==> inputs of run a <==
## huffman
module huffman(clk, reset, gray_valid, gray_data, CNT_valid, CNT1, CNT2, CNT3, CNT4, CNT5, CNT6,
    code_valid, HC1, HC2, HC3, HC4, HC5, HC6, M1, M2, M3, M4, M5, M6);
Settings: LEC_CHECK=0, ABC_AREA=1, CAP_MARGIN=20, CORE_MARGIN=2, CORE_UTILIZATION=72, CTS_CLUSTER_DIAMETER=201, CTS_CLUSTER_SIZE=51, MAX_ROUTING_LAYER=met4, PLACE_DENSITY=0.65, SLEW_MARGIN=20; clock period 2.99 ns.
run.sh (not shown) runs the stock make flow with config.mk's settings and CLKGATE_MAP_FILE=.
==> inputs of run b, as changes to run a <==
ABC_AREA = not set   (was 1)
CAP_MARGIN = 25   (was 20)
CELL_PAD_IN_SITES_GLOBAL_PLACEMENT = 3   (was not set)
CORE_MARGIN = 9   (was 2)
CORE_UTILIZATION = 40   (was 72)
CTS_CLUSTER_DIAMETER = 210   (was 201)
CTS_CLUSTER_SIZE = not set   (was 51)
GPL_ROUTABILITY_DRIVEN = 1   (was not set)
HOLD_SLACK_MARGIN = -0.04   (was not set)
MAX_ROUTING_LAYER = not set   (was met4)
PLACE_DENSITY = not set   (was 0.65)
SLEW_MARGIN = 40   (was 20)
==> flow/constraint.sdc (replaced) <==
create_clock -name core_clock -period 6.2 [get_ports {clk}]
set_input_delay 1.2400 -clock core_clock [delete_from_list [all_inputs] [get_ports {clk}]]
set_output_delay 1.2400 -clock core_clock [all_outputs]
set_load 0.01 [all_outputs]
==> inputs of run c, as changes to run a <==
ABC_AREA = 0   (was 1)
CTS_CLUSTER_DIAMETER = 373   (was 201)
CTS_CLUSTER_SIZE = 100   (was 51)
MAX_ROUTING_LAYER = not set   (was met4)
PLACE_DENSITY = 0.42   (was 0.65)
==> flow/constraint.sdc (replaced) <==
create_clock -name core_clock -period 4.52 [get_ports {clk}]
set_input_delay 0.9040 -clock core_clock [delete_from_list [all_inputs] [get_ports {clk}]]
set_output_delay 0.9040 -clock core_clock [all_outputs]
set_load 0.01 [all_outputs]
==> summary of the runs <==
- Run c stopped in 5_1_grt. Run b produced a clean layout. Run a never finished: it broke off in 4_1_cts (DPL-0038).
- In run c the synthesized area is smaller than in run a, by about 5.5%.
- The lowest die size belongs to run c, the highest to run b.
- Between run b and run a, the lower synthesized cell count is in run b (gap about 37%, measured against run a).
==> figures <==
item	run c	run b	run a
Inserted Clock Buffers	6	28	-
CTS root buffer	clkbuf_16	clkbuf_16	-
Yosys Chip Area	16000 sq um	16000 sq um	16900 sq um
Result of the run	stopped before the end	finished clean	stopped before the end
Failing step	5_1_grt	-	4_1_cts
Cell row count	54	72	56
Seq/Total Area, Yosys	37.0%	37.0%	35.0%
Post-DP Area	19800 sq um	18700 sq um	21700 sq um
XOR-XNOR Cells, Area Fraction	5.03%	5.03%	2.68%
Core area	21800 sq um	39100 sq um	23300 sq um
Post_cts resized	92	0	-
Cells in synth_stat.txt	1563	1563	2478
Compound-Gate Fraction of Synth Area	15.5%	15.5%	20.0%
Vertical die dimension	153 microns	218 microns	157 microns
Number of setup buffers added after CTS	19	0	-
Hold buffer count at CTS	0	0	-
Count leader, synth	nor2_1	nor2_1	nand2_1
Half-perimeter wire length after detailed placement	45900 microns	43100 microns	58300 microns
Deepest level of the CTS H-tree	1	1	-
Pre-CTS setup slack	-1.16 ns	0.0508 ns	-1.59 ns
Tally of unique sky130hd cells used after synthesis	79	79	49
Post-Synthesis Cells	1563	1563	2478
Portion of synthesized cell area occupied by the leading cell type	21.0%	21.0%	19.8%
Die x size	153 microns	218 microns	157 microns

========
==> inputs of try-onyx <==
==> flow/design.v <==
module huffman(clk, reset, gray_valid, gray_data, CNT_valid, CNT1, CNT2, CNT3, CNT4, CNT5, CNT6,
    code_valid, HC1, HC2, HC3, HC4, HC5, HC6, M1, M2, M3, M4, M5, M6);
input clk;
input reset;
input gray_valid;
input [7:0] gray_data;
output CNT_valid;
output [7:0] CNT1, CNT2, CNT3, CNT4, CNT5, CNT6;
output code_valid;
output [7:0] HC1, HC2, HC3, HC4, HC5, HC6;
output [7:0] M1, M2, M3, M4, M5, M6;
parameter Wait = 0;
parameter GetData = 1;
parameter Bubble = 2;
parameter Calculate = 3;
parameter Reorder = 4;
parameter Done = 5;
reg [2:0] state;
reg [7:0] gray_data_ [1:6];    
reg [5:0] group_ [1:6];        
reg [7:0] huffman_code [1:6];
reg [7:0] Mi_ [1:6];
reg [6:0] data_count;
reg [2:0] x, y;                
reg [2:0] last;                
reg [2:0] z;                   
reg finishGetData, finish;
assign CNT1 = gray_data_[1];
assign CNT2 = gray_data_[2];
assign CNT3 = gray_data_[3];
assign CNT4 = gray_data_[4];
assign CNT5 = gray_data_[5];
assign CNT6 = gray_data_[6];
assign CNT_valid = finishGetData;
assign HC1 = huffman_code[1];
assign HC2 = huffman_code[2];
assign HC3 = huffman_code[3];
assign HC4 = huffman_code[4];
assign HC5 = huffman_code[5];
assign HC6 = huffman_code[6];
assign M1 = Mi_[1];
assign M2 = Mi_[2];
assign M3 = Mi_[3];
assign M4 = Mi_[4];
assign M5 = Mi_[5];
assign M6 = Mi_[6];
assign code_valid = finish;
wire [7:0] upper_w = gray_data_[last - 3'd1];
wire [7:0] lower_w = gray_data_[last];
wire [5:0] upper_g = group_[last - 3'd1];
wire [5:0] lower_g = group_[last];
integer i;
always@(posedge clk)begin
  finishGetData <= 1'b0;
  finish <= 1'b0;
  if(reset)begin
	state <= Wait;
	data_count <= 7'd0;
	x <= 3'd1;
	y <= 3'd1;
	z <= 3'd1;
	last <= 3'd6;
	for(i = 1;i < 7;i = i + 1)begin
		gray_data_[i] <= 8'd0;
		group_[i] <= 6'd1 << (i - 1);
		Mi_[i] <= 8'd0;
		huffman_code[i] <= 8'd0;
	end
  end
  else begin
	case(state)
		Wait, GetData:begin
			if(gray_valid)begin
				state <= GetData;
				for(i = 1;i < 7;i = i + 1)
					if(gray_data == i)
						gray_data_[i] <= gray_data_[i] + 8'd1;
				data_count <= data_count + 7'd1;
				if(data_count == 7'd99)begin
					finishGetData <= 1'b1;
					state <= Bubble;
				end
			end
		end
		Bubble:begin
			if(gray_data_[x] < gray_data_[x + 3'd1])begin
				gray_data_[x] <= gray_data_[x + 3'd1];
				gray_data_[x + 3'd1] <= gray_data_[x];
				group_[x] <= group_[x + 3'd1];
				group_[x + 3'd1] <= group_[x];
			end
			if((x + y) < 6)
				x <= x + 3'd1;
			else begin
				x <= 3'd1;
				if(y == 3'd5)
					state <= Calculate;
				else
					y <= y + 3'd1;
			end
		end
		Calculate:begin
			for(i = 1;i < 7;i = i + 1)begin
				if(lower_g[i - 1])begin
					huffman_code[i] <= huffman_code[i] | (Mi_[i] + 8'd1);
					Mi_[i] <= {Mi_[i][6:0], 1'b1};
				end
				if(upper_g[i - 1])
					Mi_[i] <= {Mi_[i][6:0], 1'b1};
			end
			gray_data_[last - 3'd1] <= upper_w + lower_w;
			group_[last - 3'd1] <= upper_g | lower_g;
			last <= last - 3'd1;
			z <= last - 3'd1;
			if(last == 3'd2)begin
				finish <= 1'b1;
				state <= Done;
			end
			else
				state <= Reorder;
		end
		Reorder:begin
			if(z >= 3'd2 && gray_data_[z - 3'd1] < gray_data_[z])begin
				gray_data_[z] <= gray_data_[z - 3'd1];
				gray_data_[z - 3'd1] <= gray_data_[z];
				group_[z] <= group_[z - 3'd1];
				group_[z - 3'd1] <= group_[z];
				z <= z - 3'd1;
			end
			else
				state <= Calculate;
		end
		default:
			state <= Done;
	endcase
  end
end
endmodule
==> flow/run.sh <==
#!/bin/bash
# the make line also repeats each setting of config.mk as NAME=value (left out here)
make -C /OpenROAD-flow-scripts/flow DESIGN_CONFIG=/design/flow/config.mk WORK_HOME=/design/flow/orfs CLKGATE_MAP_FILE= finish
==> flow/config.mk <==
export PLATFORM = sky130hd
export DESIGN_NAME = huffman
export DESIGN_NICKNAME = huffman
export VERILOG_FILES = /design/flow/design.v
export SDC_FILE = /design/flow/constraint.sdc
export NUM_CORES = 4
export LEC_CHECK = 0
export CAP_MARGIN = 35
export CELL_PAD_IN_SITES_DETAIL_PLACEMENT = 0
export CELL_PAD_IN_SITES_GLOBAL_PLACEMENT = 3
export CORE_ASPECT_RATIO = 1.69
export CORE_MARGIN = 7
export CORE_UTILIZATION = 57
export CTS_CLUSTER_DIAMETER = 148
export CTS_CLUSTER_SIZE = 61
export GPL_TIMING_DRIVEN = 0
export HOLD_SLACK_MARGIN = 0.14
export MAX_ROUTING_LAYER = met4
export MIN_ROUTING_LAYER = met2
export SETUP_SLACK_MARGIN = -0.1
export SLEW_MARGIN = 35
export TNS_END_PERCENT = 15
==> flow/constraint.sdc <==
create_clock -name core_clock -period 5.71 [get_ports {clk}]
set_input_delay 1.1420 -clock core_clock [delete_from_list [all_inputs] [get_ports {clk}]]
set_output_delay 1.1420 -clock core_clock [all_outputs]
set_load 0.01 [all_outputs]
==> inputs of try-yarrow, as changes to try-onyx <==
==> flow/config.mk (replaced) <==
export PLATFORM = sky130hd
export DESIGN_NAME = huffman
export DESIGN_NICKNAME = huffman
export VERILOG_FILES = /design/flow/design.v
export SDC_FILE = /design/flow/constraint.sdc
export NUM_CORES = 4
export LEC_CHECK = 0
export CAP_MARGIN = 20
export CORE_MARGIN = 2
export CORE_UTILIZATION = 70
export CTS_CLUSTER_DIAMETER = 49
export SETUP_SLACK_MARGIN = 1.03
export SLEW_MARGIN = 20
==> flow/constraint.sdc (replaced) <==
create_clock -name core_clock -period 5.91 [get_ports {clk}]
set_input_delay 1.1820 -clock core_clock [delete_from_list [all_inputs] [get_ports {clk}]]
set_output_delay 1.1820 -clock core_clock [all_outputs]
set_load 0.01 [all_outputs]
==> inputs of try-garnet, as changes to try-onyx <==
==> flow/config.mk (replaced) <==
export PLATFORM = sky130hd
export DESIGN_NAME = huffman
export DESIGN_NICKNAME = huffman
export VERILOG_FILES = /design/flow/design.v
export SDC_FILE = /design/flow/constraint.sdc
export NUM_CORES = 4
export LEC_CHECK = 0
export CAP_MARGIN = 20
export CORE_MARGIN = 2
export CORE_UTILIZATION = 72
export CTS_CLUSTER_SIZE = 51
export PLACE_DENSITY = 0.65
export SLEW_MARGIN = 20
==> flow/constraint.sdc (replaced) <==
create_clock -name core_clock -period 2.99 [get_ports {clk}]
set_input_delay 0.5980 -clock core_clock [delete_from_list [all_inputs] [get_ports {clk}]]
set_output_delay 0.5980 -clock core_clock [all_outputs]
set_load 0.01 [all_outputs]
==> inputs of try-violet, as changes to try-onyx <==
==> flow/config.mk (replaced) <==
export PLATFORM = sky130hd
export DESIGN_NAME = huffman
export DESIGN_NICKNAME = huffman
export VERILOG_FILES = /design/flow/design.v
export SDC_FILE = /design/flow/constraint.sdc
export NUM_CORES = 4
export LEC_CHECK = 0
export CAP_MARGIN = 20
export CORE_MARGIN = 2
export CORE_UTILIZATION = 65
export SETUP_SLACK_MARGIN = 0.67
export SLEW_MARGIN = 20
==> flow/constraint.sdc (replaced) <==
create_clock -name core_clock -period 5.24 [get_ports {clk}]
set_input_delay 1.0480 -clock core_clock [delete_from_list [all_inputs] [get_ports {clk}]]
set_output_delay 1.0480 -clock core_clock [all_outputs]
set_load 0.01 [all_outputs]
==> out/notes.md <==
The region available for standard cell placement spans 27600 µm². In this run the full chip footprint comes out at 33200 µm². The run gives 0.211 for the area fraction in mux cells. The die is 232 µm tall. The tool reported: "[ERROR GPL-0301] Utilization 113.523 % exceeds 100%". The run gives 0.581 as the starting density of the core. In this run the core area contains 79 standard-cell rows. The floorplan die width was 143 µm.

The run stopped with a tool error. The tools report the stage where the flow stopped as global placement without I/O.
The numbers above come from try-onyx.

==> out/notes.md <==
The run gives 0.484 for the combinational share of cell area. Before antenna repair, the detailed router went through 6 iterations. With the area fraction in mux cells at 0.211, the height of the chip is 161 µm. The tools report the routed length on met2 as 26.5 mm. Endpoints with negative setup slack in the final report add up to 44. The run gives 0.528 for the global-route met1 utilization.

Failing layout checks were recorded as setup timing. With the setup slack of the critical path after layout at -103 ps, the starting density of the core is 0.661. After floorplanning, the core was divided into 57 placement rows.

According to the floorplan report, the placeable core area is 24200 µm². The flow ran to the end, but the layout failed its checks. The post-cts hold-fix buffer tally came out at 0.
The numbers above come from try-violet.

==> out/notes.md <==
The run gives 21800 µm² for the core outline area. The run stopped with a tool error. According to the floorplan report, the total die area is 23500 µm².

For the starting density of the core, the log shows 0.734. The flow stopped in clock tree synthesis. The post-synthesis area per instance is 10.2 µm², and the floorplan die width is 153 µm. The tools report the placed standard-cell area as 20400 µm².

Area fraction in mux cells: 0.211. The first error in the log reads "[ERROR DPL-0038] Utilization greater than 100%, impossible to legalize". The number of instances in the placed design was 2249.

The run gives 153 µm for the height of the chip. 157 I/O pins were placed. For this run, the leading register cell type out of synthesis is dfxtp_1.

For reference, the placement row count at floorplan is 54.
The numbers above come from try-garnet.

==> out/notes.md <==
By area, multi-input combinational cells come first. Subtracting the final worst setup slack from the clock period gives 5690 ps. The run gives 22600 µm² for the core outline area. Ranked by total cell area, the synthesized netlist is headed by edfxtp_1, dfxtp_1, mux4_2. The number of antenna violations at the first check in global routing came out at 3. The area fraction in mux cells works out to 0.211. The chip occupies 24100 µm². Measured along the x axis, the die boundary spans 155 µm. The most common cell in the netlist was nor2_1. The die is 155 µm tall.

Post-synthesis cell count from yosys: 1563. The flow ran to the end and the layout has no timing, DRC or antenna violations. The category of cells accounting for the largest share of critical-path delay was multiplexers.

After floorplanning, the core was divided into 55 placement rows.
The numbers above come from try-yarrow.

